==> job 9883 <==
==> flow/design.v <==
module axi_s_to_fifos #(
    parameter integer FIFO_DEPTH = 32,
    parameter integer C_DATA_WIDTH = 32
)(
    input  logic                     clk,
    input  logic                     nrst,
    input  logic [31:0]  awaddr,
    input  logic [3:0]               awprot,
    input  logic                     awvalid,
    output logic                     awready,
    input  logic [C_DATA_WIDTH-1:0]  wdata,
    input  logic [C_DATA_WIDTH/8-1:0] wstrb,
    input  logic                     wvalid,
    output logic                     wready,
    output logic [1:0]               bresp,
    output logic                     bvalid,
    input  logic                     bready,
    input  logic [31:0]  araddr,
    input  logic [3:0]               arprot,
    input  logic                     arvalid,
    output logic                     arready,
    output logic [C_DATA_WIDTH-1:0]  rdata,
    output logic [1:0]               rresp,
    output logic                     rvalid,
    input  logic                     rready,
    input logic [C_DATA_WIDTH-1:0]  fifo_wdata,
    output logic                    fifo_full,
    output logic                    fifo_almost_full,
    input logic                     fifo_wena,
    output logic [C_DATA_WIDTH-1:0] fifo_rdata,
    output logic                    fifo_empty,
    output logic                    fifo_almost_empty,
    input logic                     fifo_rena
);
    localparam ADDR_STATUS  = 0;
    localparam ADDR_WRITE   = 1;
    localparam ADDR_READ    = 2;
    localparam BYTES        = C_DATA_WIDTH/8;
    localparam ADDR_LSB     = $clog2(BYTES); 
    logic [C_DATA_WIDTH-1:0]    reg_write   [0:FIFO_DEPTH-1];
    logic [C_DATA_WIDTH-1:0]    reg_read    [0:FIFO_DEPTH-1];
    logic [31:0]                araddr_reg;
    logic [31:0]                awaddr_reg;
    logic [C_DATA_WIDTH-1:0]    wdata_reg;
    logic full2;
    logic almost_full2;
    logic empty2;
    logic almost_empty2;
    logic full1;
    logic almost_full1;
    logic empty1;
    logic almost_empty1;
    logic wrote_axi;
    logic rd_pop;
    logic push_fifo1;
    logic pop_fifo1;
    logic push_fifo2;
    logic pop_fifo2;
    localparam int INDEX_W = $clog2(FIFO_DEPTH);
    logic [INDEX_W-1:0] write_index_axi, read_index_axi;
    logic [INDEX_W-1:0] write_index_fifo, read_index_fifo;
    logic [INDEX_W:0]   size_fifo1, size_fifo2;
    typedef enum logic {
        IDLE_READ,
        READ_DATA
    } state_read;
    state_read state_r;
    always_ff @(posedge clk or negedge nrst) begin
        if (!nrst) begin
            arready             <= 0;
            araddr_reg          <= 0;
            rdata               <= 0;
            rresp               <= 0;
            rvalid              <= 0;
            state_r             <= IDLE_READ;
            read_index_axi      <= 0;
            rd_pop              <= 0;
        end else begin
            case (state_r)
                IDLE_READ: begin
                    arready     <= 1;
                    if (arvalid && arready) begin
                        araddr_reg  <= araddr;
                        state_r     <= READ_DATA;
                        arready <= 0;
                    end
                end
                READ_DATA: begin
                    if (!rvalid) begin
                        rvalid  <= 1;
                        rresp   <= 0;
                        rd_pop  <= (araddr_reg[31:ADDR_LSB] == ADDR_READ) && !empty1;
                        if (araddr_reg[31:ADDR_LSB] == ADDR_STATUS) begin
                            rdata   <= {28'b0,
                                        full2,
                                        almost_full2,
                                        empty1,
                                        almost_empty1};
                        end else if (araddr_reg[31:ADDR_LSB] == ADDR_READ && !empty1) begin
                            rdata   <= reg_read[read_index_axi];
                        end else begin
                            rdata   <= 0;
                        end
                    end else if (rready) begin
                        if (rd_pop) begin
                            read_index_axi <= read_index_axi + 1;
                            if (read_index_axi == FIFO_DEPTH - 1) begin
                                read_index_axi <= 0;
                            end
                        end
                        rvalid  <= 0;
                        state_r <= IDLE_READ;
                    end
                end
                default: begin
                    state_r <= IDLE_READ;
                end
            endcase
        end
    end
    always_ff @(posedge clk or negedge nrst) begin
        if (!nrst) begin
            for (int i = 0; i < FIFO_DEPTH; i++) begin
                reg_read[i]     <= '0;
            end
            write_index_fifo    <= 0;
        end else begin
            if (fifo_wena && !full1) begin
                reg_read[write_index_fifo] <= fifo_wdata;
                write_index_fifo <= write_index_fifo + 1;
                if (write_index_fifo == FIFO_DEPTH - 1) begin
                    write_index_fifo <= 0;
                end
            end
        end
    end
    always_comb begin
        push_fifo1 = (fifo_wena && !full1);
        pop_fifo1 = rd_pop && (state_r == READ_DATA) && (rready && rvalid);
    end
    always_ff @(posedge clk or negedge nrst) begin
        if (!nrst) begin
            size_fifo1 <= FIFO_DEPTH;
        end else begin
            size_fifo1 <= size_fifo1 + pop_fifo1 - push_fifo1;
        end
    end
    typedef enum logic [1:0] {
        IDLE_WRITE,
        HAVE_AW,
        HAVE_W,
        RESP
    } state_write;
    state_write state_w;
    always_ff @(posedge clk or negedge nrst) begin
        if (!nrst) begin
            awready         <= 0;
            wready          <= 0;
            bvalid          <= 0;
            bresp           <= 0;
            awaddr_reg      <= 0;
            wdata_reg       <= 0;
            wrote_axi       <= 0;
            write_index_axi <= 0;
            state_w         <= IDLE_WRITE;
            for (int i = 0; i < FIFO_DEPTH; i++) begin
                reg_write[i] <= '0;
            end
        end else begin
            case (state_w)
                IDLE_WRITE: begin
                    awready <= 1;
                    wready  <= 1;
                    wrote_axi   <= 0;
                    if ((wvalid && wready) && (awvalid && awready)) begin
                        wdata_reg   <= wdata;
                        awaddr_reg  <= awaddr;
                        wready      <= 0;
                        awready     <= 0;
                        state_w     <= RESP;
                    end else if (awvalid && awready) begin
                        awaddr_reg  <= awaddr;
                        awready     <= 0;
                        state_w     <= HAVE_AW;
                    end else if (wvalid && wready) begin
                        wdata_reg   <= wdata;
                        wready      <= 0;
                        state_w     <= HAVE_W;
                    end
                end
                HAVE_AW: begin
                    wready  <= 1;
                    if (wvalid && wready) begin
                        wdata_reg   <= wdata;
                        wready      <= 0;
                        state_w     <= RESP;
                    end
                end
                HAVE_W: begin
                    awready <= 1;
                    if (awvalid && awready) begin
                        awaddr_reg  <= awaddr;
                        awready     <= 0;
                        state_w     <= RESP;
                    end
                end
                RESP: begin
                    if (awaddr_reg[31:ADDR_LSB] == ADDR_WRITE && !wrote_axi && !full2) begin
                        reg_write[write_index_axi] <= wdata_reg;
                        write_index_axi <= write_index_axi + 1;
                        if (write_index_axi == FIFO_DEPTH - 1) begin
                            write_index_axi <= 0;
                        end
                        wrote_axi <= 1;
                    end
                    bvalid  <= 1;
                    bresp   <= 0;
                    if (bready && bvalid) begin
                        bvalid  <= 0;
                        state_w <= IDLE_WRITE;
                    end
                end
                default: begin
                    state_w <= IDLE_WRITE;
                end
            endcase
        end
    end
    always_ff @(posedge clk or negedge nrst) begin
        if (!nrst) begin
            read_index_fifo <= 0;
        end else begin
            if (fifo_rena && !empty2) begin
                read_index_fifo <= read_index_fifo + 1;
                if (read_index_fifo == FIFO_DEPTH - 1) begin
                    read_index_fifo <= 0;
                end
            end
        end
    end
    always_comb begin
        pop_fifo2 = (fifo_rena && !empty2);
        push_fifo2 = (awaddr_reg[31:ADDR_LSB] == ADDR_WRITE && !wrote_axi && !full2) && (state_w == RESP);
    end
    always_ff @(posedge clk or negedge nrst) begin
        if (!nrst) begin
            size_fifo2 <= FIFO_DEPTH;
        end else begin
            size_fifo2 <= size_fifo2 + pop_fifo2 - push_fifo2;
        end
    end
    always_comb fifo_rdata = reg_write[read_index_fifo];
    always_comb begin
        empty2        = size_fifo2 == FIFO_DEPTH;
        almost_empty2 = size_fifo2 == (FIFO_DEPTH - 1);
        full2         = size_fifo2 == 0;
        almost_full2  = size_fifo2 == 1;
        empty1         = size_fifo1 == FIFO_DEPTH;
        almost_empty1  = size_fifo1 == (FIFO_DEPTH - 1);
        full1          = size_fifo1 == 0;
        almost_full1   = size_fifo1 == 1;
        fifo_full           = full1;
        fifo_almost_full    = almost_full1;
        fifo_empty          = empty2;
        fifo_almost_empty   = almost_empty2;
    end
endmodule
==> flow/run.sh <==
#!/bin/bash
# the make line also repeats each setting of config.mk as NAME=value (left out here)
make -C /OpenROAD-flow-scripts/flow DESIGN_CONFIG=/design/flow/config.mk WORK_HOME=/design/flow/orfs CLKGATE_MAP_FILE= finish
==> flow/config.mk <==
export PLATFORM = sky130hd
export DESIGN_NAME = axi_s_to_fifos
export DESIGN_NICKNAME = axi_s_to_fifos
export VERILOG_FILES = /design/flow/design.v
export SDC_FILE = /design/flow/constraint.sdc
export NUM_CORES = 4
export LEC_CHECK = 0
export ABC_AREA = 0
export CAP_MARGIN = 20
export CELL_PAD_IN_SITES_GLOBAL_PLACEMENT = 0
export CORE_MARGIN = 2
export CORE_UTILIZATION = 70
export CTS_CLUSTER_DIAMETER = 330
export HOLD_SLACK_MARGIN = 0.29
export PLACE_DENSITY = 0.64
export SLEW_MARGIN = 20
export TNS_END_PERCENT = 5
==> flow/constraint.sdc <==
create_clock -name core_clock -period 5.05 [get_ports {clk}]
set_input_delay 1.0100 -clock core_clock [delete_from_list [all_inputs] [get_ports {clk}]]
set_output_delay 1.0100 -clock core_clock [all_outputs]
set_load 0.01 [all_outputs]
==> job 3945 (differences from job 9883) <==
- ABC_AREA: 0 -> unset
- CELL_PAD_IN_SITES_GLOBAL_PLACEMENT: 0 -> unset
- CORE_UTILIZATION: 70 -> 40
- CTS_CLUSTER_DIAMETER: 330 -> unset
- HOLD_SLACK_MARGIN: 0.29 -> unset
- PLACE_DENSITY: 0.64 -> unset
- TNS_END_PERCENT: 5 -> unset
==> flow/constraint.sdc (replaced) <==
create_clock -name core_clock -period 8.0 [get_ports {clk}]
set_input_delay 1.6000 -clock core_clock [delete_from_list [all_inputs] [get_ports {clk}]]
set_output_delay 1.6000 -clock core_clock [all_outputs]
set_load 0.01 [all_outputs]
==> job 5776 (differences from job 9883) <==
- ABC_AREA: 0 -> unset
- CAP_MARGIN: 20 -> 15
- CORE_ASPECT_RATIO: unset -> 0.72
- CORE_UTILIZATION: 70 -> 72
- CTS_CLUSTER_DIAMETER: 330 -> 344
- CTS_CLUSTER_SIZE: unset -> 15
- HOLD_SLACK_MARGIN: 0.29 -> unset
- PLACE_DENSITY: 0.64 -> unset
- PLACE_DENSITY_LB_ADDON: unset -> 0.04
- SETUP_SLACK_MARGIN: unset -> 0.48
- TNS_END_PERCENT: 5 -> 75
==> flow/constraint.sdc (replaced) <==
create_clock -name core_clock -period 4.03 [get_ports {clk}]
set_input_delay 0.8060 -clock core_clock [delete_from_list [all_inputs] [get_ports {clk}]]
set_output_delay 0.8060 -clock core_clock [all_outputs]
set_load 0.01 [all_outputs]
==> job 2606 (differences from job 9883) <==
- ABC_AREA: 0 -> unset
- CELL_PAD_IN_SITES_GLOBAL_PLACEMENT: 0 -> unset
- CORE_UTILIZATION: 70 -> 24
- CTS_CLUSTER_DIAMETER: 330 -> unset
- HOLD_SLACK_MARGIN: 0.29 -> unset
- PLACE_DENSITY: 0.64 -> unset
- TNS_END_PERCENT: 5 -> unset
==> flow/constraint.sdc (replaced) <==
create_clock -name core_clock -period 10.4 [get_ports {clk}]
set_input_delay 2.0800 -clock core_clock [delete_from_list [all_inputs] [get_ports {clk}]]
set_output_delay 2.0800 -clock core_clock [all_outputs]
set_load 0.01 [all_outputs]
==> results <==
Busiest metal layer after global routing: job 9883 met2; job 3945 met2; job 2606 met2; job 5776 met1
Number of vias in the routed layout: job 9883 71600; job 3945 68900; job 2606 69300; job 5776 75800
Slew Limit Headroom: job 9883 13.3%; job 3945 13.0%; job 2606 12.4%; job 5776 12.8%
Crit path setup slack, layout: job 9883 -0.0800 ns; job 3945 0.715 ns; job 2606 2.53 ns; job 5776 -0.328 ns
Die width: job 9883 380 µm; job 3945 501 µm; job 2606 646 µm; job 5776 441 µm
Routed length per instance: job 9883 37.8 µm; job 3945 35.4 µm; job 2606 30.2 µm; job 5776 39.7 µm
Wire length of the first global-routing pass: job 9883 515000 µm; job 3945 535000 µm; job 2606 548000 µm; job 5776 531000 µm
RePlAce Congestion: job 9883 0.947; job 3945 0.848; job 2606 0.837; job 5776 0.987
Multi-input gate share of the layout cell area: job 9883 36.7%; job 3945 36.4%; job 2606 35.4%; job 5776 37.0%
Launch instance of the worst min-delay path: job 9883 rdata[10]; job 3945 rdata[28]; job 2606 rd_pop; job 5776 rd_pop
Placement-stage cell area: job 9883 104000 µm²; job 3945 105000 µm²; job 2606 107000 µm²; job 5776 106000 µm²
Area taken by flip-flops and latches: job 9883 55500 µm²; job 3945 55500 µm²; job 2606 55500 µm²; job 5776 55500 µm²
Lkg Pwr: job 9883 53.7 nW; job 3945 53.1 nW; job 2606 53.3 nW; job 5776 54.5 nW
Worst-case clock skew: job 9883 0.0229 ns; job 3945 0.0647 ns; job 2606 0.0516 ns; job 5776 0.0286 ns
Critical register-to-register path startpoint: job 9883 size_fifo2[5]; job 3945 read_index_axi[0]; job 2606 read_index_axi[3]; job 5776 read_index_axi[0]
Switching power: job 9883 14.5 mW; job 3945 9.30 mW; job 2606 7.41 mW; job 5776 18.3 mW
Number of antenna violations at the first check in global routing: job 9883 17; job 3945 35; job 2606 38; job 5776 33
Power density over the cells: job 9883 446 nW/µm²; job 3945 280 nW/µm²; job 2606 216 nW/µm²; job 5776 519 nW/µm²
Status: job 9883 finished with violations; job 3945 timing/DRC/antenna clean; job 2606 timing/DRC/antenna clean; job 5776 finished with violations
Layout check failures: job 9883 negative setup slack; job 3945 -; job 2606 -; job 5776 negative setup slack
Unrepaired setup endpoints after global routing: job 9883 yes; job 3945 no; job 2606 no; job 5776 yes
Power consumed by combinational cells: job 9883 10.0 mW; job 3945 5.99 mW; job 2606 4.59 mW; job 5776 15.2 mW
Clock edge transition at the registers on the reported setup and hold paths: job 9883 0.06 ns; job 3945 0.06 ns; job 2606 0.06 ns; job 5776 0.07 ns
Clock network power share: job 9883 34.3%; job 3945 35.5%; job 2606 37.4%; job 5776 26.1%
Count of H-tree levels built during CTS: job 9883 4; job 3945 4; job 2606 5; job 5776 4
Total CTS buffers: job 9883 216; job 3945 233; job 2606 262; job 5776 165
Drt via density: job 9883 7.53; job 3945 6.40; job 2606 5.35; job 5776 7.90
Power figures rest on the tool's default switching activity, not on a simulated workload.
